==> design.v <==
`timescale 1ns/100ps
module mult(
	input 			clk,				
	input 			rst_n,				
	input 			pipe_flush,				
	input 	[63:0] 	a,				
	input 	[63:0] 	b,				
	output 	[63:0] 	result				
);
	wire [63:0] result_tmp;
	reg [63:0] pipe_reg_0;
	reg [63:0] pipe_reg_1;
	assign result_tmp = a*b;
	assign result = pipe_reg_1;
	always@(posedge clk or negedge rst_n) begin
		if(~rst_n) begin
			pipe_reg_0 <= 0;
			pipe_reg_1 <= 0;
		end
		else if(pipe_flush) begin
			pipe_reg_0 <= 0;
			pipe_reg_1 <= 0;
		end
		else begin
			pipe_reg_0 <= result_tmp;
			pipe_reg_1 <= pipe_reg_0;
		end
	end
endmodule  
`timescale 1ns/100ps
module mult_top(
	input 							clk, 
	input							rst_n,
	input							pipe_flush,
	input 			[32-1:0] 	mcand,
	input 			[32-1:0] 	mplier,
	input 			[4:0]	 		func,
	output logic 	[32-1:0] 	result
);
	localparam [4:0] ALU_ADD    = 5'h00;
	localparam [4:0] ALU_MUL    = 5'h0a;
	localparam [4:0] ALU_MULH   = 5'h0b;
	localparam [4:0] ALU_MULHSU = 5'h0c;
	localparam [4:0] ALU_MULHU  = 5'h0d;
	logic [32-1:0] mcand_in, mplier_in;
    logic signed [32-1:0] signed_mcand_in, signed_mplier_in;
    logic [2*32-1:0] product_out;
	logic signed [2*32-1:0] signed_product_out;
	logic [4:0] func_d0;
	logic [4:0] func_d1;
	assign mcand_in = mcand;
    assign mplier_in = mplier;
    assign signed_mcand_in = mcand;
    assign signed_mplier_in = mplier;
	always@(posedge clk or negedge rst_n) begin 
		if(~rst_n)begin 
			func_d0 <= ALU_ADD;
			func_d1 <= ALU_ADD;
		end
		else if(pipe_flush)begin
			func_d0 <= ALU_ADD;
			func_d1 <= ALU_ADD;
		end
		else begin
			func_d0 <= func;
			func_d1 <= func_d0;
		end
	end
    always_comb begin
        case(func_d1)
            ALU_MUL:	begin
            	result = signed_product_out[32-1:0];
            end    
            ALU_MULH:	begin
            	result = signed_product_out[2*32-1:32];
            end   
            ALU_MULHSU:	begin
            	result = product_out[2*32-1:32];
            end
            ALU_MULHU:	begin
            	result = product_out[2*32-1:32];
            end  
            default:	begin
            	result = 32'hfacebeec;   
            end    
        endcase
    end
	mult u_mult_signed(
		.clk(clk),
		.rst_n(rst_n),
		.pipe_flush(pipe_flush),
		.a({{32{signed_mcand_in[31]}},signed_mcand_in}),
		.b({{32{signed_mplier_in[31]}},signed_mplier_in}),
		.result(signed_product_out)
	);
	mult u_mult_unsigned(
		.clk(clk),
		.rst_n(rst_n),
		.pipe_flush(pipe_flush),
		.a({{32{mcand_in[31] & (func == ALU_MULHSU)}},mcand_in}),
		.b({32'b0,mplier_in}),
		.result(product_out)
	);
endmodule
==> run.sh <==
#!/bin/bash
# the make line also repeats each setting of config.mk as NAME=value (left out here)
make -C /OpenROAD-flow-scripts/flow DESIGN_CONFIG=/design/flow/config.mk WORK_HOME=/design/flow/orfs CLKGATE_MAP_FILE= finish
==> config.mk <==
export PLATFORM = sky130hd
export DESIGN_NAME = mult_top
export DESIGN_NICKNAME = mult_top
export VERILOG_FILES = /design/flow/design.v
export SDC_FILE = /design/flow/constraint.sdc
export NUM_CORES = 4
export LEC_CHECK = 0
export CAP_MARGIN = 30
export CELL_PAD_IN_SITES_DETAIL_PLACEMENT = 0
export CELL_PAD_IN_SITES_GLOBAL_PLACEMENT = 0
export CORE_MARGIN = 2
export CORE_UTILIZATION = 72
export CTS_CLUSTER_DIAMETER = 260
export CTS_CLUSTER_SIZE = 41
export GPL_TIMING_DRIVEN = 1
export MAX_ROUTING_LAYER = met4
export PLACE_DENSITY_LB_ADDON = 0.03
export SETUP_SLACK_MARGIN = 1.19
export SLEW_MARGIN = 20
export TNS_END_PERCENT = 50
==> constraint.sdc <==
create_clock -name core_clock -period 8.71 [get_ports {clk}]
set_input_delay 1.7420 -clock core_clock [delete_from_list [all_inputs] [get_ports {clk}]]
set_output_delay 1.7420 -clock core_clock [all_outputs]
set_load 0.01 [all_outputs]
==> results of run 1 <==
## metal layers
layer,overflow,global-route usage (%)
met1,4,72.0
met4,39,61.7
met3,0,49.3
met5,-,-
met2,47,88.0
## metrics by stage
stage	TNS [ns]	util (%)	area [um2]
after detailed placement	-64.35	85.6	88700
after floorplan	-3.00	-	76200
after global placement	-56.54	85.5	88600
after CTS	-2.08	90.6	93900
## timing repair
action | CTS
endpoints found under the setup margin | 86
cloned | 29
endpoints found under the hold margin | 0
resized | 953
hold buffers | 0
pin swaps | 397
buffers inserted | 190
==> notes.org, run 1 <==
#+TITLE: Physical design notes

** Run status
- Outcome :: stopped before the end
- Progress stopped at global routing (5_1_grt).
- The tool reported: "[ERROR GRT-0232] Routing congestion too high. Check the congestion heatmap in the GUI".

** Place
- After its last routability iteration, the placer logged a weighted congestion of 1.05.
- The count of buffers added on input and output ports is 103.
- Placed instance count :: 10,100
- Once detailed placement completed, the half-perimeter wirelength came to 205,000 um.
- Post-placement setup slack :: -1.36 ns

** Synthesis
- Post-Syn Area :: 75,200 um2
- Ys async rst share :: 100%
- In this run, the synthesized area fraction spent on and/or/nand/nor cells is recorded as 10.5%.
- Net Count, Synth :: 10,200
- Flip-flops with a built-in enable :: 0
- Top cell types by occurrence after synthesis :: sky130_fd_sc_hd__inv_1, sky130_fd_sc_hd__fa_1, sky130_fd_sc_hd__nand2_1, sky130_fd_sc_hd__and2_1, sky130_fd_sc_hd__ha_1
- The average instance in the mapped netlist occupies 9.92 um2.
- Seq share, synth :: 6.72%
- Fraction of synthesized cell area in xor and xnor cells :: 1.54%
- Cell type with the largest total area :: sky130_fd_sc_hd__fa_1
- Chip area from the yosys synthesis statistics :: 75,200 um2
- Among the non-sequential cells, adder cells take the most area.
- Instance tally after logic synthesis :: 7,586
- Post-synth top flop :: sky130_fd_sc_hd__dfrtp_1
- Yosys Instances :: 7,586
- Flops after synth :: 202
- Most used standard cell by instance count after synthesis :: sky130_fd_sc_hd__inv_1
- The top cell type by area accounts for 57.3% of the synthesized area.
- In the post-synthesis netlist, the biggest area contributors are sky130_fd_sc_hd__fa_1, sky130_fd_sc_hd__inv_1, sky130_fd_sc_hd__dfrtp_1.
- For reference, full adder, half adder and majority cells occupy 63.7% of the area reported after synthesis.
- In this run, distinct cell masters in the synthesized netlist total 76.
- Counting the warning lines in the Yosys log gives 2.
- Mux share of post-synthesis cell area :: 0.531%
- Compound-Gate Fraction of Synth Area :: 3.69%

** Floorplanning
- 104 I/O pins were placed.
- Core Region :: 104,000 um2
- Die W :: 327 um
- Die footprint :: 107,000 um2
- Number of rows in the core area :: 118
- At the floorplan stage, the core utilization is reported as 72.6%.
- Chip height :: 327 um

** CTS
- Clock root buffer :: sky130_fd_sc_hd__clkbuf_16
- Looking at the clock tree report, the H-tree level count equals 1.
- Maximum root-to-sink buffer count :: 3
- According to the CTS report, the clock sink count is 202.
- Total clock buffers created by CTS :: 8

** Global routing
- GRT overflow :: 90
- Across every metal layer, demand over resource in global routing totals 70.1%.
==> inputs of run 2 (changes only) <==
- CAP_MARGIN: 30 -> 20
- CELL_PAD_IN_SITES_DETAIL_PLACEMENT: 0 -> not set
- CELL_PAD_IN_SITES_GLOBAL_PLACEMENT: 0 -> not set
- CORE_UTILIZATION: 72 -> 59
- CTS_CLUSTER_DIAMETER: 260 -> not set
- CTS_CLUSTER_SIZE: 41 -> not set
- GPL_TIMING_DRIVEN: 1 -> not set
- MAX_ROUTING_LAYER: met4 -> not set
- PLACE_DENSITY_LB_ADDON: 0.03 -> not set
- SETUP_SLACK_MARGIN: 1.19 -> not set
- TNS_END_PERCENT: 50 -> not set
- clock period: 8.71 -> 8.84 ns (I/O delays scaled with it)
==> run 2 against run 1 <==
Now fails the layout checks on negative setup slack. Synthesized area is the same. Synthesized cell count did not move. Die area up 22%.
==> notes.org, run 2 <==
#+TITLE: Synthesis and PnR summary

** Detailed routing
- Per the detail_route report, routed wire per instance is 21.8 um.
- The violation tally recorded at the end of detailed-routing iteration 0 is 3,290.
- Iteration tally of the first detailed-router pass :: 5
- Via density per instance :: 5.20
- Final wirelength :: 232,000 um
- Remaining antenna violation count :: 0
- Via Count :: 55,300
- Number of remaining DRC errors :: 0

** Min path
- In this run the most critical hold path is launched from u_mult_signed.pipe_reg_0[58].
- The worst hold path terminates at u_mult_signed.pipe_reg_1[58].
- According to the hold report, the worst path is of the register to register type.
- The report gives the cell count of the worst hold path as 1.

** Synthesis
- In this run, synthesis produced a sequential element count of 202.
- Yosys reports that the most numerous cell types are sky130_fd_sc_hd__inv_1, sky130_fd_sc_hd__fa_1, sky130_fd_sc_hd__nand2_1, sky130_fd_sc_hd__and2_1, sky130_fd_sc_hd__ha_1.
- Counting the warning lines in the Yosys log gives 2.
- In the synthesized netlist the dominant register cell turns out to be sky130_fd_sc_hd__dfrtp_1.
- The cell-mix breakdown from Yosys lists the compound-gate area share as 3.69%.
- Sequential elements use 6.72% of the synthesized area.
- The number of cells reported by Yosys stat comes to 7,586.
- After synthesis the cells add up to 75,200 um2.
- After synthesis, the chip area reported by Yosys is 75,200 um2.
- In the Yosys stats the netlist draws on 76 distinct library cells.
- In this run, synthesis inferred 0 flip-flops with an integrated enable.
- Top cell area share :: 57.3%
- Largest family of logic cells by area :: adder cells
- When the netlist entered floorplanning its net count stood at 10,200.
- Synthesis produced a netlist whose cell count is 7,586.
- Cell type with the largest total area :: sky130_fd_sc_hd__fa_1
- The main area contributors are sky130_fd_sc_hd__fa_1, sky130_fd_sc_hd__inv_1, sky130_fd_sc_hd__dfrtp_1.
- Ys async rst share :: 100%
- Per-instance average area after synthesis :: 9.92 um2
- In this run, the synthesized area fraction spent on adder and majority cells is recorded as 63.7%.
- Fraction of synthesized cell area in xor and xnor cells :: 1.54%
- Most used standard cell by instance count after synthesis :: sky130_fd_sc_hd__inv_1
- Mux share of post-synthesis cell area :: 0.531%
- The cell-mix breakdown from Yosys lists the simple-gate area share as 10.5%.

** Worst setup path
- Worst Reg-to-Reg Cells :: 1
- Cell class contributing the biggest share of worst-path delay :: adder cells
- Per the timing report, the most critical flop-to-flop path originates at u_mult_signed.pipe_reg_0[31].
- Buffers plus inverters on the worst setup path :: 8
- Start point of the critical path :: mcand[20]
- Worst path depth :: 27
- Flop2flop setup slack :: 7.94 ns
- In this run the worst setup path terminates at u_mult_unsigned.pipe_reg_0[61].
- The worst setup path is launched from an input port.
- The critical path is of the input port to register type.
- The worst setup path is captured at a register.
- Slowest stage cell on the critical path :: sky130_fd_sc_hd__fa_1
- Cell repeated most along the worst path :: sky130_fd_sc_hd__fa_1
- Per STA, the highest per-stage delay on the worst path measures 0.61 ns.
- Required time of the worst setup path :: 9.18 ns
- For the worst reg-to-reg path, the endpoint reported by OpenROAD is u_mult_signed.pipe_reg_1[31].
- Highest net fanout along the worst path :: 5
- The OpenROAD report gives the critical path a data arrival time of 9.48 ns.

** CTS
- Total clock buffers created by CTS :: 20
- The root buffer cell chosen for the clock tree is sky130_fd_sc_hd__clkbuf_16.
- TritonCTS built the clock tree.
- Number of sinks driven by the clock tree :: 202
- Per the post-CTS timing run, clock transition at the registers of the reported paths is 0.06 ns.
- CTS H-Tree Depth :: 1
- Clock latency on the worst-skew pair :: 0.50 ns
- Counting along the longest clock path gives a buffer depth of 3.

** Timing
- Total negative setup slack :: -2.59 ns
- Number of max-slew violations in the final report :: 0
- The end-of-flow timing check tallies setup violations at 21.
- Unrepaired setup endpoints after global routing :: yes
- In this run the tightest slew margin relative to its limit is 33.0%.
- Fin crit period :: 9.14 ns
- Hold-check failures listed in the final report amount to 0.
- Fin Clk Skew :: 0.0143 ns
- Least-Margin Pin Slew :: 1.00 ns
- Dividing the final minimum period by the clock period gives 103%.
- Hold is met by 0.462 ns.
- Static timing analysis puts the maximum clock frequency at 0.109 GHz.
- Final setup margin :: -0.302 ns

** Floorplanning
- The die is 361 um tall.
- Starting density of the core :: 59.2%
- Per the OpenROAD floorplan log, the area of the core is 127,000 um2.
- Die W :: 361 um
- Number of ports placed on the die boundary :: 104
- The floorplan has 131 rows.
- Die footprint :: 130,000 um2

** Place
- Port buffering added 103 buffers.
- Post-placement setup slack :: -1.42 ns
- Placed instance count :: 10,300
- Routability congestion estimate :: 0.945
- Hpwl dp :: 192,000 um

** Global routing
- The via count of the first global-routing pass is 63,200.
- Tot GR Track Use :: 36.9%
- Number of antenna violations at the first check in global routing :: 10
- Largest net degree at the start of global routing :: 126
- Wire length of the first global-routing pass :: 362,000 um
- Summed over all layers, the global routing overflow is 0.

** Finish
- Final instance count without filler cells :: 10,600
- Filler Cell Count :: 9,074
- Syn-to-layout area delta :: 26.7%
- According to the finish report, the design has a final net count of 11,600.

** Job
- Max_cap viols :: 0
- Number of warning messages in the logs :: 40

** Run status
- The checks that failed: negative setup slack.
- The flow ran to the end, but the layout failed its checks.
run 2: layout make-up:
| type | count | area [um2] | area share, % |
|---|---|---|---|
| well taps | 1662 | 2080 | 2.18 |
| flip-flops and latches | 202 | 5050 | 5.30 |
| multi-input cells | 4716 | 63000 | 66.1 |
| clock buffers | 26 | 594 | 0.624 |
| clock inverters | 9 | 134 | 0.140 |
| inverters | 2400 | 9020 | 9.47 |
| diodes | 4 | 10.0 | 0.0105 |
| repair buffers | 1615 | 15400 | 16.1 |
run 2: metrics by stage:
stage	util (%)	instance area (um2)
detailed placement	69.4	88100
floorplan	-	75600
finish	75.0	95300
global route	75.0	95300
global placement	69.4	88100
CTS	73.3	93100
run 2: per-layer routing:
| layer | track usage (%) | vias to the layer above | routed length [um] |
|---|---|---|---|
| li1 | - | 24200 | - |
| met3 | 5.23 | 544 | 15100 |
| met1 | 48.2 | 28700 | 89200 |
| met4 | 15.7 | 12 | 12900 |
| met2 | 62.1 | 1797 | 114000 |
| met5 | 0 | - | 80 |
run 2: timing repair:
item | CTS | global route
resized | 699 | 486
setup buffers | 187 | 91
cloned | 28 | 5
setup endpoints to repair | 60 | 55
pin swaps | 310 | 382
hold buffers | 0 | 0
==> inputs of run 3 (changes only) <==
- CORE_UTILIZATION: 59 -> 72
- CTS_CLUSTER_SIZE: not set -> 47
- MAX_ROUTING_LAYER: not set -> met4
- PLACE_DENSITY_LB_ADDON: not set -> 0.01
- TNS_END_PERCENT: not set -> 5
- clock period: 8.84 -> 8.99 ns (I/O delays scaled with it)
==> run 3 against run 2 <==
Still fails the layout checks on negative setup slack. Via count is 7.7% higher. Count of clock-buffer cells in the layout is 2 lower. Clock skew decreased by 0.0058 ns. Synthesized area stayed put. Non-clock buffer count is 174 lower. Register-to-register slack better by 0.08 ns. Die area down 18%. First-iteration DRC count rose by 74%. Final area shrank 4.8%.
==> notes.org, run 3 <==
#+TITLE: Synthesis and PnR summary

** Synthesis
- Leading post-synthesis cells by cell area :: sky130_fd_sc_hd__fa_1, sky130_fd_sc_hd__inv_1, sky130_fd_sc_hd__dfrtp_1
- Counting flops with an async set or reset pin after synthesis yields a share of 100%.
- After synthesis, the chip area reported by Yosys is 75,200 um2.
- FA/HA/MAJ Cells, Area Fraction :: 63.7%
- Instance tally after logic synthesis :: 7,586
- Cell type with the largest total area :: sky130_fd_sc_hd__fa_1
- Seq share, synth :: 6.72%
- Post-Syn Area :: 75,200 um2
- Mux share of post-synthesis cell area :: 0.531%
- Largest family of logic cells by area :: adder cells
- Synthesis warning total :: 2
- The synthesized netlist devotes 3.69% of its cell area to compound gates.
- Post-synth top flop :: sky130_fd_sc_hd__dfrtp_1
- Yosys mapped a number of flops with a built-in enable equal to 0.
- Of the total synthesized cell area, the portion taken by XOR and XNOR cells is 1.54%.
- Per-instance average area after synthesis :: 9.92 um2
- After Yosys synthesis, and, or, nand and nor cells account for 10.5% of the synthesized area.
- In the post-synthesis netlist, the cell with the most instances is sky130_fd_sc_hd__inv_1.
- Distinct lib cells :: 76
- In this run, synthesis produced a sequential element count of 202.
- Top cell area share :: 57.3%
- Yosys Instances :: 7,586
- The synthesis run shows the most used standard cells to be sky130_fd_sc_hd__inv_1, sky130_fd_sc_hd__fa_1, sky130_fd_sc_hd__nand2_1, sky130_fd_sc_hd__and2_1, sky130_fd_sc_hd__ha_1.
- Synthesis produced a netlist with a net count of 10,200.

** CTS
- Total clock buffers created by CTS :: 19
- Clock slew at reported path FFs :: 0.06 ns
- Number of sinks driven by the clock tree :: 202
- As reported, the later end of the worst-skew pair has a clock insertion delay of 0.48 ns.
- CTS H-Tree Depth :: 1
- Maximum root-to-sink buffer count :: 3
- CTS tree :: done
- Clock root buffer :: sky130_fd_sc_hd__clkbuf_16

** Detailed routing
- Per the post-route antenna check, the number of violating nets is 0.
- Violation count after the first detailed-route iteration :: 5,733
- TritonRoute reported its final design rule violation total as 0.
- In the routed layout, each cell is associated on average with a via count of 5.82.
- Via Count :: 59,600
- The routed design shows a wire length per standard cell of 25.1 um.
- The first detailed-routing pass took 10 iterations.
- Final wirelength :: 256,000 um

** Job
- The stage logs contain a warning count of 37.
- Max_cap viols :: 0

** Min path
- Source of the worst hold timing path :: u_mult_unsigned.pipe_reg_0[56]
- Counting instances, the worst hold path has a depth of 1.
- The path class of the tightest hold or removal check is register to register.
- The worst hold path terminates at u_mult_unsigned.pipe_reg_1[56].

** Worst setup path
- Cell repeated most along the worst path :: sky130_fd_sc_hd__fa_1
- Slowest stage cell on the critical path :: sky130_fd_sc_hd__fa_1
- Counting buffers and inverters, the worst setup path is 28 cells deep.
- Worst setup path class :: input port to register
- Data on the critical path arrives at its endpoint at 10.51 ns.
- Worst flop-to-flop path endpoint :: u_mult_signed.pipe_reg_1[35]
- The data required time reported for the critical path is 9.34 ns.
- Along the worst path, the maximum fanout reaches 8.
- In this design, the largest share of critical-path delay is due to adder cells.
- Start point of the critical path :: mcand[4]
- The critical path contains buffers and inverters numbering 9 combined.
- STA reports a reg2reg setup slack of 8.02 ns.
- End point of the critical path :: u_mult_unsigned.pipe_reg_0[61]
- The report puts the cell count of the worst reg-to-reg path at 1.
- Looking at the reg2reg group, the worst path starts from u_mult_signed.pipe_reg_0[35].
- Startpoint types :: input port
- Critical Path End Type :: register
- Largest stage delay on the critical path :: 0.88 ns

** Timing
- Worst max-slew margin expressed relative to the limit :: 29.4%
- For the final routed database, the setup TNS stands at -39.38 ns.
- Fin Clk Skew :: 0.00851 ns
- Worst Hold Slack :: 0.462 ns
- Least-Margin Pin Slew :: 1.06 ns
- Unrepaired setup endpoints after global routing :: yes
- Endpoints failing hold in the final report were tallied at 0.
- Of the available clock period, the critical path in the final layout requires 113%.
- Final tally of setup violations :: 62
- Maximum clock rate :: 0.0984 GHz
- Fin crit period :: 10.16 ns
- The critical path in the final layout is reported with a setup slack of -1.17 ns.
- Number of max-slew violations in the final report :: 0

** Global routing
- Entering global routing, the biggest net connects 122 pins.
- Wire length of the first global-routing pass :: 355,000 um
- GRT overflow :: 0
- The via count of the first global-routing pass is 65,600.
- Tot GR Track Use :: 45.5%
- Number of antenna violations at the first check in global routing :: 28

** Floorplanning
- According to the floorplan log, the row count is 118.
- The region available for standard cell placement spans 104,000 um2.
- Starting density of the core :: 72.6%
- Die W :: 327 um
- Number of ports placed on the die boundary :: 104
- After floorplanning, the die was sized to cover 107,000 um2.
- According to the floorplan report, the die height is 327 um.

** Finish
- Filler Cell Count :: 5,078
- Final instance count without filler cells :: 10,200
- Net count of the finished layout :: 11,400
- Syn-to-layout area delta :: 20.7%

** Place
- The buffer_ports step reported a buffer count of 103.
- Routability congestion estimate :: 0.993
- Placed instance count :: 10,000
- Hpwl dp :: 197,000 um

** Run status
- Outcome :: failed layout checks
- Fail Reasons :: negative setup slack
==> run 3: cell type report <==
class	instances	area, um2	area share (%)
antenna	59	148	0.163
clock buffer	24	504	0.555
clock inverter	9	108	0.119
inverter	2400	9010	9.93
multi-input combinational	4716	61200	67.4
sequential	202	5050	5.57
tap	1380	1730	1.90
timing repair buffer	1441	13000	14.3
==> run 3: what timing repair did <==
action                                  CTS  global route
hold endpoints to repair                  0             0
hold buffers                              0             0
gates cloned                              4            22
gates resized                           164           299
pin swaps                                54           131
buffers inserted                         13            59
endpoints found under the setup margin   59            60
==> run 3: stage by stage <==
stage	util (%)	cell area (um2)	setup WS [ns]
3_5_place_dp	84.2	87300	-1.27
2_1_floorplan	-	75300	-0.289
5_1_grt	87.6	90800	-1.10
4_1_cts	85.7	88800	-0.501
6_report	87.6	90800	-1.17
3_3_place_gp	84.2	87300	-1.18
==> run 3: routing by layer <==
layer / share of wire [%] / wire length (um) / GRT usage (%) / vias to the layer above
met1: 31 / 80600 / 53.9 / 29800
met5: 0 / 0 / - / -
met3: 13 / 33200 / 9.22 / 1782
met2: 45 / 116000 / 72.8 / 4104
met4: 10 / 26400 / 27.3 / 0
li1: - / - / - / 23900
==> inputs of run 4 (changes only) <==
- CORE_UTILIZATION: 72 -> 71
- CTS_CLUSTER_DIAMETER: not set -> 351
- CTS_CLUSTER_SIZE: 47 -> 33
- MAX_ROUTING_LAYER: met4 -> not set
- PLACE_DENSITY_LB_ADDON: 0.01 -> not set
- SETUP_SLACK_MARGIN: not set -> -0.25
- TNS_END_PERCENT: 5 -> not set
- clock period: 8.99 -> 8.68 ns (I/O delays scaled with it)
==> run 4 against run 3 <==
Wire length grew 6.4%. Synthesized cell count unchanged. Still fails the layout checks on negative setup slack. Via count increased by 3.2%.
==> notes.org, run 4 <==
#+TITLE: Synthesis and PnR summary

** Run status
- The run finished, with violations left.
- Fail Reasons :: negative setup slack

** CTS
- Clock root buffer :: sky130_fd_sc_hd__clkbuf_16
- CTS tree :: done
- In the CTS report, the clock slew at the register clock pins of the worst setup and hold paths is listed as 0.12 ns.
- Post-cts hold-fix buffer tally :: 0
- Maximum root-to-sink buffer count :: 3
- TritonCTS created 10 clock buffers.
- Clock latency on the worst-skew pair :: 0.46 ns
- The clock drives 202 sinks.
- CTS H-Tree Depth :: 1

** Worst setup path
- The report puts the cell count of the worst reg-to-reg path at 1.
- Required time of the worst setup path :: 9.00 ns
- Critical Path End Type :: register
- Setup slack on the worst reg-to-reg path comes out at 7.65 ns.
- End point of the critical path :: u_mult_unsigned.pipe_reg_0[59]
- The capture point of the worst register-to-register path is recorded as u_mult_signed.pipe_reg_1[31].
- Worst path depth :: 28
- Looking at the critical path, the highest net fanout was 6.
- Start point of the critical path :: mplier[5]
- Cell class contributing the biggest share of worst-path delay :: adder cells
- Startpoint types :: input port
- Largest stage delay on the critical path :: 0.95 ns
- The timing report notes that buffer and inverter cells on the critical path total 8.
- By startpoint and endpoint, the worst setup path is classified as input port to register.
- The timing report shows the most common cell along the critical path to be sky130_fd_sc_hd__fa_1.
- Slowest stage cell on the critical path :: sky130_fd_sc_hd__fa_1
- The startpoint identified for the worst register-to-register timing path is u_mult_signed.pipe_reg_0[31].
- On the critical path the data arrives at 10.31 ns.

** Detailed routing
- Final wirelength :: 273,000 um
- Per the detail_route report, routed wire per instance is 26.5 um.
- Iteration tally of the first detailed-router pass :: 13
- Once iteration 0 of detailed routing completed, the report listed 7,463 DRC markers.
- Via Count :: 61,500
- The detail route stage leaves a number of antenna-violating nets equal to 0.
- In the routed layout, each cell is associated on average with a via count of 5.97.
- Number of remaining DRC errors :: 0

** Synthesis
- Post-Syn Area :: 75,200 um2
- Each instance of the synthesized netlist takes up on average 9.92 um2.
- Synth Area in Simple Gates :: 10.5%
- FA/HA/MAJ Cells, Area Fraction :: 63.7%
- Distinct lib cells :: 76
- For this run, the chip area from Yosys synthesis comes to 75,200 um2.
- Largest family of logic cells by area :: adder cells
- Net Count, Synth :: 10,200
- Seq share, synth :: 6.72%
- The main area contributors are sky130_fd_sc_hd__fa_1, sky130_fd_sc_hd__inv_1, sky130_fd_sc_hd__dfrtp_1.
- The number of cells reported by Yosys stat comes to 7,586.
- Post-synth top flop :: sky130_fd_sc_hd__dfrtp_1
- Instance tally after logic synthesis :: 7,586
- Top cell types by occurrence after synthesis :: sky130_fd_sc_hd__inv_1, sky130_fd_sc_hd__fa_1, sky130_fd_sc_hd__nand2_1, sky130_fd_sc_hd__and2_1, sky130_fd_sc_hd__ha_1
- Fraction of synthesized cell area in xor and xnor cells :: 1.54%
- Ys async rst share :: 100%
- Cell type with the largest total area :: sky130_fd_sc_hd__fa_1
- Top cell area share :: 57.3%
- Flops after synth :: 202
- Flip-flops with a built-in enable :: 0
- Compound-Gate Fraction of Synth Area :: 3.69%
- Most used standard cell by instance count after synthesis :: sky130_fd_sc_hd__inv_1
- Synthesis warning total :: 2
- Mux share of post-synthesis cell area :: 0.531%

** Min path
- Source of the worst hold timing path :: u_mult_unsigned.pipe_reg_0[53]
- Worst Hold Class :: register to register
- Hold worst-path end :: u_mult_unsigned.pipe_reg_1[53]
- The report gives the cell count of the worst hold path as 1.

** Place
- Detailed placement finished with a half-perimeter wire length of 190,000 um.
- Input and output buffers added on the ports amount to 103.
- OpenSTA, run right after detailed placement, puts the worst setup slack at -1.48 ns.
- Routability congestion estimate :: 0.970

** Global routing
- The initial antenna violation count is 43.
- Across every metal layer, demand over resource in global routing totals 47.3%.
- Largest net degree at the start of global routing :: 128
- The total overflow left after global routing is 0.
- Wire length of the first global-routing pass :: 378,000 um
- The via count of the first global-routing pass is 66,100.

** Timing
- Total negative setup slack :: -44.66 ns
- Number of max-slew violations in the final report :: 0
- Setup repair after global routing could not meet its margin everywhere.
- Fin crit period :: 9.99 ns
- The critical path in the final layout is reported with a setup slack of -1.31 ns.
- Post-route period utilization is reported as 115%.
- The clock arrives with 0.0396 ns of skew.
- The slew check shows that the tightest pin keeps a relative margin of 35.0%.
- Hold Violations, Final :: 0
- The final timing report counts setup violations totalling 63.
- Least-Margin Pin Slew :: 0.976 ns
- Static timing analysis puts the maximum clock frequency at 0.100 GHz.

** Job
- Number of warning messages in the logs :: 40
- Max_cap viols :: 0

** Finish
- After the last flow step, the layout net total stands at 11,400.
- Syn-to-layout area delta :: 22.8%
- The finished layout reports a core utilization of 87.9%.

** Floorplanning
- For this configuration, the core starts out at a cell density of 71.6%.
- Die footprint :: 109,000 um2
- Core Region :: 105,000 um2
- Die W :: 329 um
- Chip height :: 329 um
- Number of ports placed on the die boundary :: 104
- Number of rows in the core area :: 119
-- run 4: timing repair --
item                       4_1_cts  5_1_grt
cloned                          25       10
setup endpoints to repair       55       61
buffers inserted                95       90
pin swaps                      134      198
gates resized                  311      518
-- run 4: layout make-up --
cell class,instances,area (um2)
antenna,72,180
clock buffer,11,275
clock inverter,1,30.0
fill,4998,12700
inverter,2400,9020
multi-input combinational,4716,62200
sequential,202,5050
tap,1391,1740
timing repair buffer,1513,13900
-- run 4: metrics by stage --
step / hold WS [ns] / std cells / instance area, um2
2_1_floorplan: 0.439 / 7586 / 75500
3_3_place_gp: 0.444 / 10100 / 87700
3_5_place_dp: 0.446 / 10100 / 87700
4_1_cts: 0.428 / 10200 / 90300
5_1_grt: 0.438 / 10300 / 92300
6_report: 0.428 / 10300 / 92400
-- run 4: per-layer routing --
metal,wire [um],GRT usage (%),vias to the layer above
met5,1300,0.696,-
met4,29500,32.0,37
met3,37600,15.3,2046
met2,120000,73.9,4799
met1,84100,56.4,30600
li1,-,-,24000
==> inputs of run 5 (changes only) <==
- ABC_AREA: not set -> 0
- CELL_PAD_IN_SITES_DETAIL_PLACEMENT: not set -> 1
- CELL_PAD_IN_SITES_GLOBAL_PLACEMENT: not set -> 0
- CORE_ASPECT_RATIO: not set -> 0.89
- CORE_UTILIZATION: 71 -> 58
- CTS_CLUSTER_DIAMETER: 351 -> not set
- CTS_CLUSTER_SIZE: 33 -> 55
- GPL_ROUTABILITY_DRIVEN: not set -> 0
- GPL_TIMING_DRIVEN: not set -> 1
- MAX_ROUTING_LAYER: not set -> met5
- MIN_ROUTING_LAYER: not set -> met1
- PLACE_DENSITY_LB_ADDON: not set -> 0.21
- SETUP_SLACK_MARGIN: -0.25 -> 2.2
- SLEW_MARGIN: 20 -> 10
- clock period: 8.68 -> 10.0 ns (I/O delays scaled with it)
==> run 5 against run 4 <==
The run now fails in global routing (5_1_grt). Synthesized area did not move. Synthesized cell count did not move. Die area rose by 22%.
==> notes.org, run 5 <==
#+TITLE: Physical design notes

** Run status
- The flow did not finish.
- Last stage :: global routing (5_1_grt)
- The first error in the log reads "[ERROR GRT-0116] Global routing finished with congestion. Check the congestion regions in the DRC Viewer".

** Synthesis
- Yosys Instances :: 7,586
- In this run, synthesis inferred 0 flip-flops with an integrated enable.
- Compound-Gate Fraction of Synth Area :: 3.69%
- Net Count, Synth :: 10,200
- The mapped netlist covers 75,200 um2.
- Top cell area share :: 57.3%
- Post-synth the commonest register cell is sky130_fd_sc_hd__dfrtp_1.
- FA/HA/MAJ Cells, Area Fraction :: 63.7%
- Cell type with the largest total area :: sky130_fd_sc_hd__fa_1
- For reference, the top cells by area after synthesis are sky130_fd_sc_hd__fa_1, sky130_fd_sc_hd__inv_1, sky130_fd_sc_hd__dfrtp_1.
- Per the synthesis report, the simple-gate share of the synthesized area is 10.5%.
- In this run, the synthesized area fraction spent on xor and xnor cells is recorded as 1.54%.
- Top cell types by occurrence after synthesis :: sky130_fd_sc_hd__inv_1, sky130_fd_sc_hd__fa_1, sky130_fd_sc_hd__nand2_1, sky130_fd_sc_hd__and2_1, sky130_fd_sc_hd__ha_1
- After synthesis, the largest family of logic cells by area is adder cells.
- In the synthesized netlist, mux cells make up 0.531% of the area.
- A synthesized cell averages 9.92 um2.
- Instance tally after logic synthesis :: 7,586
- Seq share, synth :: 6.72%
- Most used standard cell by instance count after synthesis :: sky130_fd_sc_hd__inv_1
- Of all flip-flops after synthesis, the portion carrying an async set or reset was 100%.
- The area recorded from the Yosys report for this design is 75,200 um2.
- The Yosys step of the flow raised 2 warnings.
- Synthesis instantiated 76 different standard cells from the library.
- Counting flops and latches in the post-synthesis netlist gives 202.

** Place
- Count of input and output buffers :: 103
- Hpwl dp :: 280,000 um

** CTS
- CTS built an H-tree with a depth of 1.
- Maximum root-to-sink buffer count :: 3
- TritonCTS reports the number of clock sinks as 202.
- Post-cts hold-fix buffer tally :: 0
- Clock root buffer :: sky130_fd_sc_hd__clkbuf_16
- Total clock buffers created by CTS :: 22

** Floorplanning
- During I/O placement, the number of pins put on the boundary was 104.
- In this run the core area contains 124 standard-cell rows.
- Starting density of the core :: 58.5%
- The chip occupies 133,000 um2.
- Per the OpenROAD floorplan log, the area of the core is 129,000 um2.
- The floorplan step set the die height to 344 um.
- The die is 386 um wide.

** Global routing
- For this run the aggregate overflow at the end of global routing stands at 1,444.
- For this run, the total global-route usage over all layers was measured as 86.9%.
-- run 5: what timing repair did --
item / 4_1_cts
buffers inserted: 160
gates resized: 697
endpoints found under the setup margin: 86
cloned: 21
hold endpoints to repair: 0
pin swaps: 263
-- run 5: per-layer routing --
metal  overflow  global-route usage [%]
met1         37                    84.5
met2        814                    98.4
met3         56                    77.3
met4        531                    90.0
met5          6                    57.8
-- run 5: through the flow --
step / hold WS [ns] / std cells / area [um2] / worst slack [ns] / TNS (ns)
3_5_place_dp: 0.452 / 9679 / 83400 / -0.719 / -16.37
2_1_floorplan: 0.439 / 7586 / 76600 / 0.561 / 0
4_1_cts: 0.478 / 9898 / 87900 / 0.211 / 0
3_3_place_gp: 0.440 / 9679 / 83400 / -0.219 / -0.767
==> inputs of run 6 (changes only) <==
- ABC_AREA: 0 -> 1
- CELL_PAD_IN_SITES_DETAIL_PLACEMENT: 1 -> 2
- CELL_PAD_IN_SITES_GLOBAL_PLACEMENT: 0 -> not set
- CORE_ASPECT_RATIO: 0.89 -> not set
- CORE_MARGIN: 2 -> 10
- CORE_UTILIZATION: 58 -> 40
- CTS_CLUSTER_DIAMETER: not set -> 125
- CTS_CLUSTER_SIZE: 55 -> 57
- GPL_TIMING_DRIVEN: 1 -> not set
- HOLD_SLACK_MARGIN: not set -> 0.01
- MAX_ROUTING_LAYER: met5 -> met4
- MIN_ROUTING_LAYER: met1 -> met2
- PLACE_DENSITY_LB_ADDON: 0.21 -> not set
- SETUP_SLACK_MARGIN: 2.2 -> not set
- SLEW_MARGIN: 10 -> 5
- TNS_END_PERCENT: not set -> 10
- clock period: 10.0 -> 13.0 ns (I/O delays scaled with it)
==> run 6 against run 5 <==
The flow again stops in global routing (5_1_grt). Synthesized area increased by 4.3%. Synthesized cell count rose by 21%. Die area grew 62%.
==> notes.org, run 6 <==
#+TITLE: Physical design notes

** Place
- Buffers placed on the I/O ports in this run total 103.
- Placed instance count :: 11,700
- Prior to clock tree synthesis, the placed netlist has a worst setup slack of 0.301 ns.
- In the placement report, post-DP HPWL is listed as 424,000 um.

** CTS
- Clock root buffer :: sky130_fd_sc_hd__clkbuf_16
- In this run, CTS created clock tree buffers numbering 12.
- Total of cells resized after clock tree synthesis :: 0
- Number of sinks driven by the clock tree :: 202
- Per the CTS log, the maximum H-tree level is 1.
- The number of setup buffers added after CTS is 0.
- The clock passes through at most 3 buffers.
- Post-cts hold-fix buffer tally :: 0

** Synthesis
- FA/HA/MAJ Cells, Area Fraction :: 61.0%
- Synthesis warning total :: 2
- The synthesis report gives the async set-or-reset register share as 100%.
- Flip-flops with a built-in enable :: 0
- The commonest register cell is sky130_fd_sc_hd__dfrtp_1.
- The number of nets handed over by synthesis was 11,800.
- Yosys Instances :: 9,151
- Yosys instantiated no cell more often than sky130_fd_sc_hd__inv_1.
- Top cell area share :: 54.9%
- Per-instance average area after synthesis :: 8.58 um2
- Fraction of synthesized cell area in xor and xnor cells :: 0.737%
- Instance tally after logic synthesis :: 9,151
- Before any placement, the netlist area is recorded as 78,500 um2.
- Chip area from the yosys synthesis statistics :: 78,500 um2
- Per the synthesis report, the number of distinct cell types is 46.
- Largest family of logic cells by area :: adder cells
- Flops after synth :: 202
- Yosys reports that the most numerous cell types are sky130_fd_sc_hd__inv_1, sky130_fd_sc_hd__fa_1, sky130_fd_sc_hd__nand2_1, sky130_fd_sc_hd__nor2_1, sky130_fd_sc_hd__ha_1.
- Yosys reports the multiplexer fraction of the synthesized area as 0%.
- Seq share, synth :: 6.44%
- Cell type with the largest total area :: sky130_fd_sc_hd__fa_1
- In this run, the synthesized area fraction spent on and/or/nand/nor cells is recorded as 12.5%.
- Ranked by total cell area, the synthesized netlist is headed by sky130_fd_sc_hd__fa_1, sky130_fd_sc_hd__inv_1, sky130_fd_sc_hd__nand2_1.
- Of the total synthesized cell area, the portion taken by AND-OR and OR-AND cells is 2.87%.

** Floorplanning
- Once the floorplan was initialized, standard cells occupied 40.2% of the core.
- Per the OpenROAD floorplan log, the area of the core is 195,000 um2.
- Die W :: 463 um
- The initialized floorplan defines 162 standard-cell rows.
- For this design the top-level I/O count stands at 104.
- Chip height :: 463 um
- Die footprint :: 214,000 um2

** Run status
- According to the logs, the last stage reached was global routing (5_1_grt).
- Error message :: [ERROR GRT-0116] Global routing finished with congestion. Check the congestion regions in the DRC Viewer.
- Outcome :: stopped before the end

** Global routing
- Global routing used 89.5% of the available tracks.
- GRT overflow :: 6,573
## run 6: metrics by stage
stage	util, %	hold WS, ns	cell area [um2]
2_1_floorplan	-	0.434	78500
3_3_place_gp	42.1	0.436	82200
3_5_place_dp	42.1	0.465	82200
4_1_cts	42.4	0.409	82600
## run 6: layer usage
| metal | track usage, % | overflow |
|---|---|---|
| met2 | 92.2 | 2448 |
| met5 | - | - |
| met4 | 75.0 | 1025 |
| met3 | 95.2 | 3100 |
| met1 | - | - |
==> inputs of run 7 (changes only) <==
- ABC_AREA: 1 -> not set
- CELL_PAD_IN_SITES_DETAIL_PLACEMENT: 2 -> 1
- CELL_PAD_IN_SITES_GLOBAL_PLACEMENT: not set -> 1
- CORE_ASPECT_RATIO: not set -> 0.52
- CORE_MARGIN: 10 -> 2
- CORE_UTILIZATION: 40 -> 18
- CTS_CLUSTER_DIAMETER: 125 -> 92
- CTS_CLUSTER_SIZE: 57 -> not set
- GPL_ROUTABILITY_DRIVEN: 0 -> not set
- HOLD_SLACK_MARGIN: 0.01 -> not set
- MAX_ROUTING_LAYER: met4 -> not set
- MIN_ROUTING_LAYER: met2 -> not set
- PLACE_DENSITY_LB_ADDON: not set -> 0.12
- SETUP_SLACK_MARGIN: not set -> 2.62
- TNS_END_PERCENT: 10 -> not set
- clock period: 13.0 -> 10.2 ns (I/O delays scaled with it)
==> run 7 against run 6 <==
Die area grew 98%. Synthesized area down 4.2%. Synthesized cell count shrank 17%. Now clean on timing, DRC and antenna.
==> notes.org, run 7 <==
#+TITLE: Synthesis and PnR summary

** CTS
- For this design, the CTS-stage hold fixing added 0 buffers.
- Looking at the worst setup and hold paths, the clock pins of their registers show a slew of 0.07 ns.
- The root buffer cell chosen for the clock tree is sky130_fd_sc_hd__clkbuf_16.
- TritonCTS built the clock tree.
- Maximum root-to-sink buffer count :: 3
- CTS built an H-tree with a depth of 1.
- Counting the buffers created by CTS gives 23.
- Number of sinks driven by the clock tree :: 202
- As reported, the later end of the worst-skew pair has a clock insertion delay of 0.56 ns.

** Min path
- Worst Hold Class :: register to register
- Source of the worst hold timing path :: u_mult_unsigned.pipe_reg_0[1]
- The endpoint of the worst hold path is reported as u_mult_unsigned.pipe_reg_1[1].
- Hold path depth :: 1

** Worst setup path
- The critical path runs through a total of 28 cells.
- STA classifies the critical path endpoint as a register.
- Following the worst setup path forward leads to its endpoint at u_mult_unsigned.pipe_reg_0[61].
- Start point of the critical path :: mcand[20]
- Cell class contributing the biggest share of worst-path delay :: adder cells
- Largest stage delay on the critical path :: 0.64 ns
- Highest net fanout along the worst path :: 12
- Buffers plus inverters on the worst setup path :: 9
- The critical path's slowest stage uses the library cell sky130_fd_sc_hd__fa_2.
- At the worst endpoint, the required time is 10.62 ns.
- In this design, the critical path's most frequently occurring cell is sky130_fd_sc_hd__fa_1.
- The capture point of the worst register-to-register path is recorded as u_mult_signed.pipe_reg_1[27].
- Counting cells, the worst reg-to-reg path comes to 1.
- Startpoint types :: input port
- Endpoint arrival time on the critical path :: 9.86 ns
- The launch point of the worst register-to-register path is recorded as u_mult_signed.pipe_reg_0[27].
- Looking at the setup timing report, the critical path kind is input port to register.
- For flop-to-flop paths, the worst setup slack is 9.23 ns.

** Floorplanning
- Number of rows in the core area :: 171
- The die covers 423,000 um2.
- At the floorplan stage, the core utilization is reported as 18.0%.
- According to the floorplan report, the die height is 470 um.
- Core Region :: 417,000 um2
- Die W :: 900 um
- Number of ports placed on the die boundary :: 104

** Global routing
- Tot GR Track Use :: 16.8%
- Number of global-route vias before repair :: 62,700
- The first global-routing pass estimated 505,000 um of wire.
- Largest net degree at the start of global routing :: 99
- For this run the aggregate overflow at the end of global routing stands at 0.
- The initial antenna violation count is 43.

** Detailed routing
- The routed design shows a wire length per standard cell of 24.8 um.
- Remaining antenna violation count :: 0
- Via density per instance :: 3.78
- The routed design has 356,000 um of wire.
- Per the detail_route report, DRC violations left total 0.
- The pre-antenna-repair detailed-routing pass consisted of 5 iterations.
- The routed layout has 54,400 vias.
- Once iteration 0 of detailed routing completed, the report listed 3,365 DRC markers.

** Synthesis
- Fraction of synthesized cell area in xor and xnor cells :: 1.54%
- Per-instance average area after synthesis :: 9.92 um2
- Among the non-sequential cells, adder cells take the most area.
- Synthesis produced 7,586 cells.
- Top cell area share :: 57.3%
- Per the post-synthesis report, the nets total 10,200.
- Per the synth log, the flip-flop and latch total comes to 202.
- Synthesis warning total :: 2
- FA/HA/MAJ Cells, Area Fraction :: 63.7%
- In the Yosys report, the sequential cells make up 6.72% of the chip area.
- Counting flops with an async set or reset pin after synthesis yields a share of 100%.
- Looking at area per cell type in the netlist, the leader is sky130_fd_sc_hd__fa_1.
- Per the synthesis report, the number of distinct cell types is 76.
- Yosys stat counts 7,586 cells in the synthesized netlist.
- Mux share of post-synthesis cell area :: 0.531%
- Chip area from the yosys synthesis statistics :: 75,200 um2
- Most used standard cell by instance count after synthesis :: sky130_fd_sc_hd__inv_1
- The synthesized netlist occupies a cell area of 75,200 um2.
- The post-synth count of flops with an enable pin is 0.
- The commonest cells after synthesis are sky130_fd_sc_hd__inv_1, sky130_fd_sc_hd__fa_1, sky130_fd_sc_hd__nand2_1, sky130_fd_sc_hd__and2_1, sky130_fd_sc_hd__ha_1.
- Compound-Gate Fraction of Synth Area :: 3.69%
- After synthesis, the cell types taking the most area are sky130_fd_sc_hd__fa_1, sky130_fd_sc_hd__inv_1, sky130_fd_sc_hd__dfrtp_1.
- For this run, the leading register cell type out of synthesis is sky130_fd_sc_hd__dfrtp_1.
- Synth Area in Simple Gates :: 10.5%

** Place
- Post-placement setup slack :: -0.493 ns
- The HPWL after detailed placement is 308,000 um.
- Area after detailed placement :: 92,500 um2
- Count of input and output buffers :: 103
- At the end of routability-driven placement, the weighted congestion stood at 0.814.

** Timing
- Least-Margin Pin Slew :: 1.29 ns
- Hold Violations, Final :: 0
- Fin Clk Skew :: 0.0119 ns
- Endpoints with negative setup slack in the final report add up to 0.
- Setup slack on the critical path of the routed design comes to 0.758 ns.
- Hold is met by 0.462 ns.
- For this run, the top clock speed supported by timing is 0.106 GHz.
- Post-route period utilization is reported as 92.6%.
- Number of max-slew violations in the final report :: 0
- The clock period could shrink to 9.44 ns.
- Worst max-slew margin expressed relative to the limit :: 13.2%
- Setup repair after global routing could not meet its margin everywhere.

** Finish
- Post-route standard cell area excluding fillers :: 101,000 um2
- Net count of the finished layout :: 11,400
- The filler cells instantiated in the layout total 47,200.
- Syn-to-layout area delta :: 34.3%
- Post-route core utilization :: 24.2%

** Run status
- The run finished with no timing, DRC or antenna violations.

** Job
- Number of warning messages in the logs :: 32
- Max_cap viols :: 0
## run 7: area by class of cell
type / count / area (um2) / area share [%]
multi-input combinational: 4716 / 64300 / 63.7
sequential: 202 / 5060 / 5.00
inverter: 2400 / 9040 / 8.95
tap: 5536 / 6930 / 6.86
clock buffer: 34 / 697 / 0.690
antenna: 18 / 45.0 / 0.0446
timing repair buffer: 1460 / 14800 / 14.7
clock inverter: 8 / 138 / 0.136
## run 7: through the flow
stage	std cells	setup TNS, ns
after global routing	14400	0
after CTS	14300	0
after floorplan	7586	0
final	14400	0
after detailed placement	14000	-8.39
after global placement	14000	-7.45
## run 7: repair_timing
| item | 4_1_cts | 5_1_grt |
|---|---|---|
| pin swaps | 356 | 306 |
| endpoints found under the setup margin | 85 | 85 |
| gates cloned | 35 | 4 |
| resized | 941 | 347 |
| setup buffers | 188 | 71 |
## run 7: routing by layer
layer | track usage [%] | share of wire (%) | vias to the layer above
met1 | 30.7 | 60 | 29400
met4 | 0.861 | 0.63 | 2
li1 | - | - | 23900
met3 | 4.79 | 8.1 | 66
met5 | 0 | 0.0037 | -
met2 | 18.4 | 31 | 1034
==> inputs of run 8 (changes only) <==
- CELL_PAD_IN_SITES_DETAIL_PLACEMENT: 1 -> not set
- CELL_PAD_IN_SITES_GLOBAL_PLACEMENT: 1 -> not set
- CORE_ASPECT_RATIO: 0.52 -> not set
- CORE_UTILIZATION: 18 -> 67
- CTS_CLUSTER_DIAMETER: 92 -> not set
- CTS_CLUSTER_SIZE: not set -> 57
- PLACE_DENSITY_LB_ADDON: 0.12 -> not set
- SETUP_SLACK_MARGIN: 2.62 -> not set
- SLEW_MARGIN: 5 -> 20
- TNS_END_PERCENT: not set -> 5
- clock period: 10.2 -> 10.5 ns (I/O delays scaled with it)
==> run 8 against run 7 <==
Still clean on timing, DRC and antenna. First-iteration DRC count is 2.0% higher. Worst hold slack worse by 0.0037 ns. Final area is 20% lower. Wire length is 44% lower. Die area is 73% lower. Sequential share of layout area is 1.2 points higher. Critical endpoint unchanged. Highest routed layer is now met4.
==> notes.org, run 8 <==
#+TITLE: Synthesis and PnR summary

** Worst setup path
- Logic depth along the worst register-to-register path is recorded as 1.
- The kind of cell with the highest combined delay along the critical path is adder cells.
- In this run the critical register-to-register path is captured at u_mult_signed.pipe_reg_1[40].
- Slowest stage cell on the critical path :: sky130_fd_sc_hd__fa_1
- Startpoint types :: input port
- Start point of the critical path :: mcand[15]
- The OpenROAD report gives the critical path a data arrival time of 10.41 ns.
- In this design, the critical path's most frequently occurring cell is sky130_fd_sc_hd__fa_1.
- Highest net fanout along the worst path :: 16
- Data on the critical path is required at its endpoint by 10.83 ns.
- Buffers plus inverters on the worst setup path :: 9
- In this run the critical register-to-register path is launched from u_mult_signed.pipe_reg_0[40].
- The worst setup path is captured at a register.
- The worst-case reg-to-reg setup slack stands at 9.53 ns.
- The worst setup path is of the input port to register kind.
- Largest stage delay on the critical path :: 0.56 ns
- In this run the number of cells on the critical path is 28.
- End point of the critical path :: u_mult_unsigned.pipe_reg_0[61]

** Timing
- Cycle use final :: 96.0%
- Fin Clk Skew :: 0.0106 ns
- Counting endpoints that fail hold in the final report gives 0.
- Max-slew check failures listed in the final report amount to 0.
- Per the slew report, the remaining headroom to the max-slew limit stands at 36.9%.
- Final setup margin :: 0.415 ns
- Setup repair after global routing left no endpoint under its margin.
- For this run, the final setup violation count is recorded as 0.
- Maximum clock rate :: 0.0992 GHz
- For the finished layout, the period the worst path requires is 10.08 ns.
- Hold timing on the final database bottoms out at a slack of 0.458 ns.
- Least-Margin Pin Slew :: 0.946 ns

** Synthesis
- The synthesis run identifies the leading combinational cell family as adder cells.
- Fraction of synthesized cell area in xor and xnor cells :: 1.54%
- Looking at the cell usage after synthesis, the top flip-flop cell is sky130_fd_sc_hd__dfrtp_1.
- Yosys Instances :: 7,586
- Synthesis warning total :: 2
- Leading post-synthesis cells by cell area :: sky130_fd_sc_hd__fa_1, sky130_fd_sc_hd__inv_1, sky130_fd_sc_hd__dfrtp_1
- Per-instance average area after synthesis :: 9.92 um2
- Synth Area in Simple Gates :: 10.5%
- FA/HA/MAJ Cells, Area Fraction :: 63.7%
- Net Count, Synth :: 10,200
- Post-synthesis, Yosys gives the total cell area as 75,200 um2.
- Per the synthesis report, the single largest cell type by area occupies 57.3% of cell area.
- Distinct lib cells :: 76
- Cell type with the largest total area :: sky130_fd_sc_hd__fa_1
- Seq share, synth :: 6.72%
- Mux share of post-synthesis cell area :: 0.531%
- Per the post-synthesis report, the number of cells in the design is 7,586.
- Ys async rst share :: 100%
- Yosys mapped a number of flops with a built-in enable equal to 0.
- Most used standard cell by instance count after synthesis :: sky130_fd_sc_hd__inv_1
- Top cell types by occurrence after synthesis :: sky130_fd_sc_hd__inv_1, sky130_fd_sc_hd__fa_1, sky130_fd_sc_hd__nand2_1, sky130_fd_sc_hd__and2_1, sky130_fd_sc_hd__ha_1
- After Yosys synthesis, AND-OR and OR-AND compound gates account for 3.69% of the synthesized area.
- Post-Syn Area :: 75,200 um2
- Once synthesis finished, the tally of register bits stood at 202.

** Detailed routing
- The script logs the ratio of routed vias to standard cells as 5.43.
- Summing over every cut layer, the via total after detailed routing is 50,500.
- Iteration tally of the first detailed-router pass :: 5
- After detailed routing, the average wire length per cell comes to 21.3 um.
- Remaining antenna violation count :: 0
- Summed over all layers, the routed wires come to 198,000 um.
- Number of remaining DRC errors :: 0
- Violation count after the first detailed-route iteration :: 3,431

** Job
- Across the run, the number of max-cap violations was 0.
- Warnings raised by the tools during the run amount to 39.

** CTS
- Per the CTS log, the maximum H-tree level is 1.
- TritonCTS built the clock tree.
- Number of sinks driven by the clock tree :: 202
- Total of cells resized after clock tree synthesis :: 0
- Once the clock tree was built, the setup fixing pass inserted 0 buffers.
- Clock root buffer :: sky130_fd_sc_hd__clkbuf_16
- Total clock buffers created by CTS :: 20
- Clock latency on the worst-skew pair :: 0.49 ns
- Clock slew at reported path FFs :: 0.07 ns
- Hold repair after CTS inserted 0 buffers.
- Maximum root-to-sink buffer count :: 3

** Global routing
- Largest net degree at the start of global routing :: 145
- Number of global-route vias before repair :: 57,900
- Number of antenna violations at the first check in global routing :: 3
- Global routing consumed, over all layers together, 36.7% of the routing resources.
- The first global-routing pass estimated 322,000 um of wire.
- Summed over all layers, the global routing overflow is 0.

** Finish
- The finished design was reported to have a net count of 10,400.
- Post-route standard cell area excluding fillers :: 81,300 um2
- Post-route core utilization :: 73.3%
- Syn-to-layout area delta :: 8.11%
- After filler insertion, the fill cell instance count of the layout stands at 8,290.

** Floorplanning
- Before placement the cells fill 67.8% of the core.
- Die W :: 339 um
- The die is 339 um tall.
- The report lists the number of standard-cell rows as 122.
- Core Region :: 111,000 um2
- Die footprint :: 115,000 um2
- 104 I/O pins were placed.

** Run status
- The run finished with no timing, DRC or antenna violations.

** Place
- Post-placement setup slack :: -0.183 ns
- Hpwl dp :: 176,000 um
- Routability congestion estimate :: 0.949
- The placed instances occupy a cell area of 80,500 um2.
- During placement, the flow inserted port buffers numbering 103.

** Min path
- The number of cells on the worst hold path is listed as 1.
- Source of the worst hold timing path :: u_mult_signed.pipe_reg_0[61]
- Worst Hold Class :: register to register
- STA shows the worst min-delay path finishing at u_mult_signed.pipe_reg_1[61].
run 8: per-stage QoR:
stage,TNS (ns),cells
6_report,0,9300
2_1_floorplan,0,7586
3_5_place_dp,-0.705,9258
4_1_cts,0,9294
3_3_place_gp,-0.230,9258
5_1_grt,0,9297
run 8: final cells by class:
cell class	instances	area, um2	share of cell area (%)
antenna	5	12.5	0.0154
clock buffer	26	574	0.706
clock inverter	10	140	0.172
inverter	2400	9010	11.1
multi-input combinational	4716	60200	74.0
sequential	202	5050	6.22
tap	1488	1860	2.29
timing repair buffer	453	4490	5.53
run 8: layer usage:
layer | track usage (%) | vias up | share of wire [%] | wire length, um
met2 | 61.6 | 1865 | 50 | 98000
met4 | 15.3 | 0 | 5.2 | 10300
met5 | 0 | - | 0 | 0
met1 | 48.9 | 26300 | 39 | 76400
met3 | 4.70 | 492 | 6.6 | 13000
li1 | - | 21900 | - | -
==> inputs of run 9 (changes only) <==
- CORE_UTILIZATION: 67 -> 71
- CTS_CLUSTER_SIZE: 57 -> 25
- SETUP_SLACK_MARGIN: not set -> 2.53
- TNS_END_PERCENT: 5 -> not set
- clock period: 10.5 -> 8.68 ns (I/O delays scaled with it)
==> run 9 against run 8 <==
Synthesized area unchanged. The flow now stops in global routing (5_1_grt). Synthesized cell count unchanged. Die area down 5.6%.
==> notes.org, run 9 <==
#+TITLE: Physical design notes

** Run status
- Outcome :: stopped before the end
- Last stage :: global routing (5_1_grt)
- Error message :: [ERROR GRT-0232] Routing congestion too high. Check the congestion heatmap in the GUI.

** Synthesis
- After synthesis, the share of flip-flops with an asynchronous set or reset is 100%.
- Post-Syn Area :: 75,200 um2
- The post-synth register bit count is 202.
- Yosys Instances :: 7,586
- Seq share, synth :: 6.72%
- Net Count, Synth :: 10,200
- Top cell types by occurrence after synthesis :: sky130_fd_sc_hd__inv_1, sky130_fd_sc_hd__fa_1, sky130_fd_sc_hd__nand2_1, sky130_fd_sc_hd__and2_1, sky130_fd_sc_hd__ha_1
- Post-synth top flop :: sky130_fd_sc_hd__dfrtp_1
- Mux share of post-synthesis cell area :: 0.531%
- For reference, XOR and XNOR gates occupy 1.54% of the area reported after synthesis.
- Compound-Gate Fraction of Synth Area :: 3.69%
- Per the post-synthesis stats, the area per cell is 9.92 um2.
- After synthesis, the netlist uses 76 different library cells.
- Synth Area in Simple Gates :: 10.5%
- Cell type with the largest total area :: sky130_fd_sc_hd__fa_1
- Of the total synthesized cell area, the portion taken by full adders, half adders and majority gates is 63.7%.
- Top cell area share :: 57.3%
- Flip-flops with a built-in enable :: 0
- Chip area from the yosys synthesis statistics :: 75,200 um2
- Synthesis warning total :: 2
- Among the non-sequential cells, adder cells take the most area.
- Leading post-synthesis cells by cell area :: sky130_fd_sc_hd__fa_1, sky130_fd_sc_hd__inv_1, sky130_fd_sc_hd__dfrtp_1
- Instance tally after logic synthesis :: 7,586
- Most used standard cell by instance count after synthesis :: sky130_fd_sc_hd__inv_1

** CTS
- Post-cts hold-fix buffer tally :: 0
- Clock tree synthesis inserted a total of 20 buffers.
- Maximum root-to-sink buffer count :: 3
- The root buffer cell chosen for the clock tree is sky130_fd_sc_hd__clkbuf_16.
- CTS H-Tree Depth :: 1
- Number of sinks driven by the clock tree :: 202

** Floorplanning
- The initial utilization of the core area, before any placement, comes to 71.6%.
- Die W :: 329 um
- Die footprint :: 109,000 um2
- After floorplanning, the core was divided into 119 placement rows.
- During I/O placement, the number of pins put on the boundary was 104.
- After floorplanning, the core was sized to cover 105,000 um2.
- The die is 329 um tall.

** Global routing
- Tot GR Track Use :: 76.4%
- GRT overflow :: 320

** Place
- Count of input and output buffers :: 103
- Hpwl dp :: 196,000 um
- Area after detailed placement :: 88,200 um2
- Routability congestion estimate :: 0.991
[run 9: what timing repair did]
item | 4_1_cts
setup endpoints to repair | 89
gates resized | 1020
pin swaps | 497
gates cloned | 37
buffers inserted | 217
[run 9: per-layer routing]
layer / GRT usage [%] / overflow
met5: 45.8 / 5
met4: 68.4 / 97
met3: 64.7 / 12
met2: 91.2 / 177
met1: 77.4 / 29
[run 9: through the flow]
| step | setup slack [ns] | cells |
|---|---|---|
| after CTS | -0.375 | 10300 |
| after detailed placement | -1.32 | 10000 |
| after global placement | -1.18 | 10000 |
| after floorplan | -0.495 | 7586 |
==> inputs of run 10 (changes only) <==
- ABC_AREA: not set -> 0
- CORE_ASPECT_RATIO: not set -> 1.78
- CORE_UTILIZATION: 71 -> 45
- CTS_CLUSTER_SIZE: 25 -> not set
- GPL_ROUTABILITY_DRIVEN: not set -> 0
- GPL_TIMING_DRIVEN: not set -> 1
- PLACE_DENSITY: not set -> 0.67
- SETUP_SLACK_MARGIN: 2.53 -> 2.18
- SLEW_MARGIN: 20 -> 0
- TNS_END_PERCENT: not set -> 30
- clock period: 8.68 -> 10.3 ns (I/O delays scaled with it)
==> run 10 against run 9 <==
The run now finishes clean. Synthesized area stayed put. Synthesized cell count did not move. Die area rose by 57%.
==> notes.org, run 10 <==
#+TITLE: Synthesis and PnR summary

** Run status
- The run finished with no timing, DRC or antenna violations.

** Synthesis
- The synthesis log from Yosys contains 2 warnings.
- FA/HA/MAJ Cells, Area Fraction :: 63.7%
- Post-synthesis, Yosys gives the total cell area as 75,200 um2.
- Distinct lib cells :: 76
- Per the synthesis report, the single largest cell type by area occupies 57.3% of cell area.
- The biggest area contributor in the post-synthesis netlist is sky130_fd_sc_hd__fa_1.
- For this run the top cell type by instance count after synthesis was sky130_fd_sc_hd__inv_1.
- The main area contributors are sky130_fd_sc_hd__fa_1, sky130_fd_sc_hd__inv_1, sky130_fd_sc_hd__dfrtp_1.
- Mux share of post-synthesis cell area :: 0.531%
- Seq share, synth :: 6.72%
- The synthesized design contains 0 enable-type register cells.
- Post-synth top flop :: sky130_fd_sc_hd__dfrtp_1
- Per the post-synthesis report, the nets total 10,200.
- Ys async rst share :: 100%
- Instance tally after logic synthesis :: 7,586
- Synth Area in Simple Gates :: 10.5%
- Per-instance average area after synthesis :: 9.92 um2
- Grouping non-sequential cells by family puts the most area in adder cells.
- The synthesized netlist occupies a cell area of 75,200 um2.
- Yosys Instances :: 7,586
- Counting instances in the post-synthesis netlist gives the leading cell types as sky130_fd_sc_hd__inv_1, sky130_fd_sc_hd__fa_1, sky130_fd_sc_hd__nand2_1, sky130_fd_sc_hd__and2_1, sky130_fd_sc_hd__ha_1.
- Fraction of synthesized cell area in xor and xnor cells :: 1.54%
- In this run, the synthesized area fraction spent on AND-OR/OR-AND gates is recorded as 3.69%.
- Flops after synth :: 202

** CTS
- Clock slew at reported path FFs :: 0.07 ns
- For this design, the sink count on the clock tree is 202.
- Clock latency on the worst-skew pair :: 0.52 ns
- Total clock buffers created by CTS :: 20
- Counting along the longest clock path gives a buffer depth of 3.
- The root buffer cell chosen for the clock tree is sky130_fd_sc_hd__clkbuf_16.
- CTS tree :: done
- Post-cts hold-fix buffer tally :: 0
- Per the CTS log, the maximum H-tree level is 1.

** Detailed routing
- Via density per instance :: 5.37
- The iteration count recorded for the first detailed-route pass is 5.
- For this block, the routed nets add up to 267,000 um of wire.
- The routed layout has 55,600 vias.
- Number of remaining DRC errors :: 0
- For this block, the initial DRC count from the detailed router was 3,881.
- Routed wirelength normalized by instance count :: 25.8 um
- Remaining antenna violation count :: 0

** Worst setup path
- Cell class contributing the biggest share of worst-path delay :: adder cells
- Critical Path End Type :: register
- Required time of the worst setup path :: 10.67 ns
- Buffers plus inverters on the worst setup path :: 9
- Following the worst setup path forward leads to its endpoint at u_mult_unsigned.pipe_reg_0[61].
- Largest stage delay on the critical path :: 0.81 ns
- For the worst reg-to-reg path, the endpoint reported by OpenROAD is u_mult_signed.pipe_reg_1[26].
- The slowest stage of the critical path is the sky130_fd_sc_hd__fa_2 cell.
- R2R Path Start :: u_mult_signed.pipe_reg_0[26]
- Worst path depth :: 28
- Along the worst path, the maximum fanout reaches 5.
- Start point of the critical path :: mplier[8]
- Startpoint types :: input port
- For flop-to-flop paths, the worst setup slack is 9.53 ns.
- The setup path with the least slack is of type input port to register.
- Worst Reg-to-Reg Cells :: 1
- Cell repeated most along the worst path :: sky130_fd_sc_hd__fa_1
- Endpoint arrival time on the critical path :: 9.89 ns

** Place
- The placed instances occupy a cell area of 82,100 um2.
- OpenSTA, run right after detailed placement, puts the worst setup slack at -0.163 ns.
- Count of input and output buffers :: 103
- The wire-length estimate of the detail-placed layout is 192,000 um.

** Min path
- Hold analysis shows the worst path with a depth of 1.
- Source of the worst hold timing path :: u_mult_unsigned.pipe_reg_0[44]
- Hold worst-path end :: u_mult_unsigned.pipe_reg_1[44]
- Worst Hold Class :: register to register

** Timing
- After layout, the minimum clock period comes to 9.52 ns.
- Unrepaired setup endpoints after global routing :: yes
- Hold Violations, Final :: 0
- Least-Margin Pin Slew :: 1.04 ns
- The most critical hold endpoint after final layout shows a slack of 0.439 ns.
- The final report lists the setup-violating endpoint count as 0.
- Final setup margin :: 0.783 ns
- Across all checked pins, the minimum headroom to the slew limit is 31.0%.
- Clock skew on the completed layout was measured at 0.0230 ns.
- Cycle use final :: 92.4%
- Number of max-slew violations in the final report :: 0
- Maximum clock rate :: 0.105 GHz

** Floorplanning
- 104 I/O pins were placed.
- Number of rows in the core area :: 200
- Core Region :: 166,000 um2
- Chip height :: 549 um
- Die W :: 310 um
- Die footprint :: 171,000 um2
- Starting density of the core :: 45.2%

** Global routing
- The first global-routing pass estimated 392,000 um of wire.
- Entering global routing, the biggest net connects 128 pins.
- Number of global-route vias before repair :: 63,700
- Tot GR Track Use :: 32.3%
- Summed over all layers, the global routing overflow is 0.
- Number of antenna violations at the first check in global routing :: 34

** Finish
- The post-route utilization of the core is recorded as 53.8%.
- Net count of the finished layout :: 10,700
- Post-route standard cell area excluding fillers :: 89,600 um2
- The flow measured a signed area growth from synthesis to layout of 19.1%.

** Job
- Number of warning messages in the logs :: 36
- Max_cap viols :: 0
==> run 10: metal layers <==
| metal | part of all wire, % | wire length, um | vias up | global-route usage, % |
|---|---|---|---|---|
| li1 | - | - | 22500 | - |
| met3 | 8.4 | 22600 | 1418 | 9.31 |
| met1 | 28 | 73900 | 28900 | 29.4 |
| met5 | 0.053 | 143 | - | 0 |
| met2 | 51 | 136000 | 2759 | 55.7 |
| met4 | 13 | 35100 | 22 | 32.6 |
==> run 10: final cells by class <==
class                           instances  area (um2)
Fill cell                           14100       76900
Multi-Input combinational cell       4716       62800
Timing Repair Buffer                  763        9160
Inverter                             2400        9040
Sequential cell                       202        5060
Tap cell                             2222        2780
Clock buffer                           27         567
Clock inverter                          8        90.1
Antenna cell                           21        52.6
==> run 10: what timing repair did <==
action,in CTS,in global routing
gates cloned,71,5
buffers inserted,161,60
endpoints found under the setup margin,81,80
gates resized,872,246
pin swaps,298,191
==> run 10: stage by stage <==
step                instances  setup TNS, ns
finish                  10400              0
global route            10300              0
CTS                     10300              0
detailed placement      10000         -0.500
global placement        10000         -0.183
floorplan                7586              0
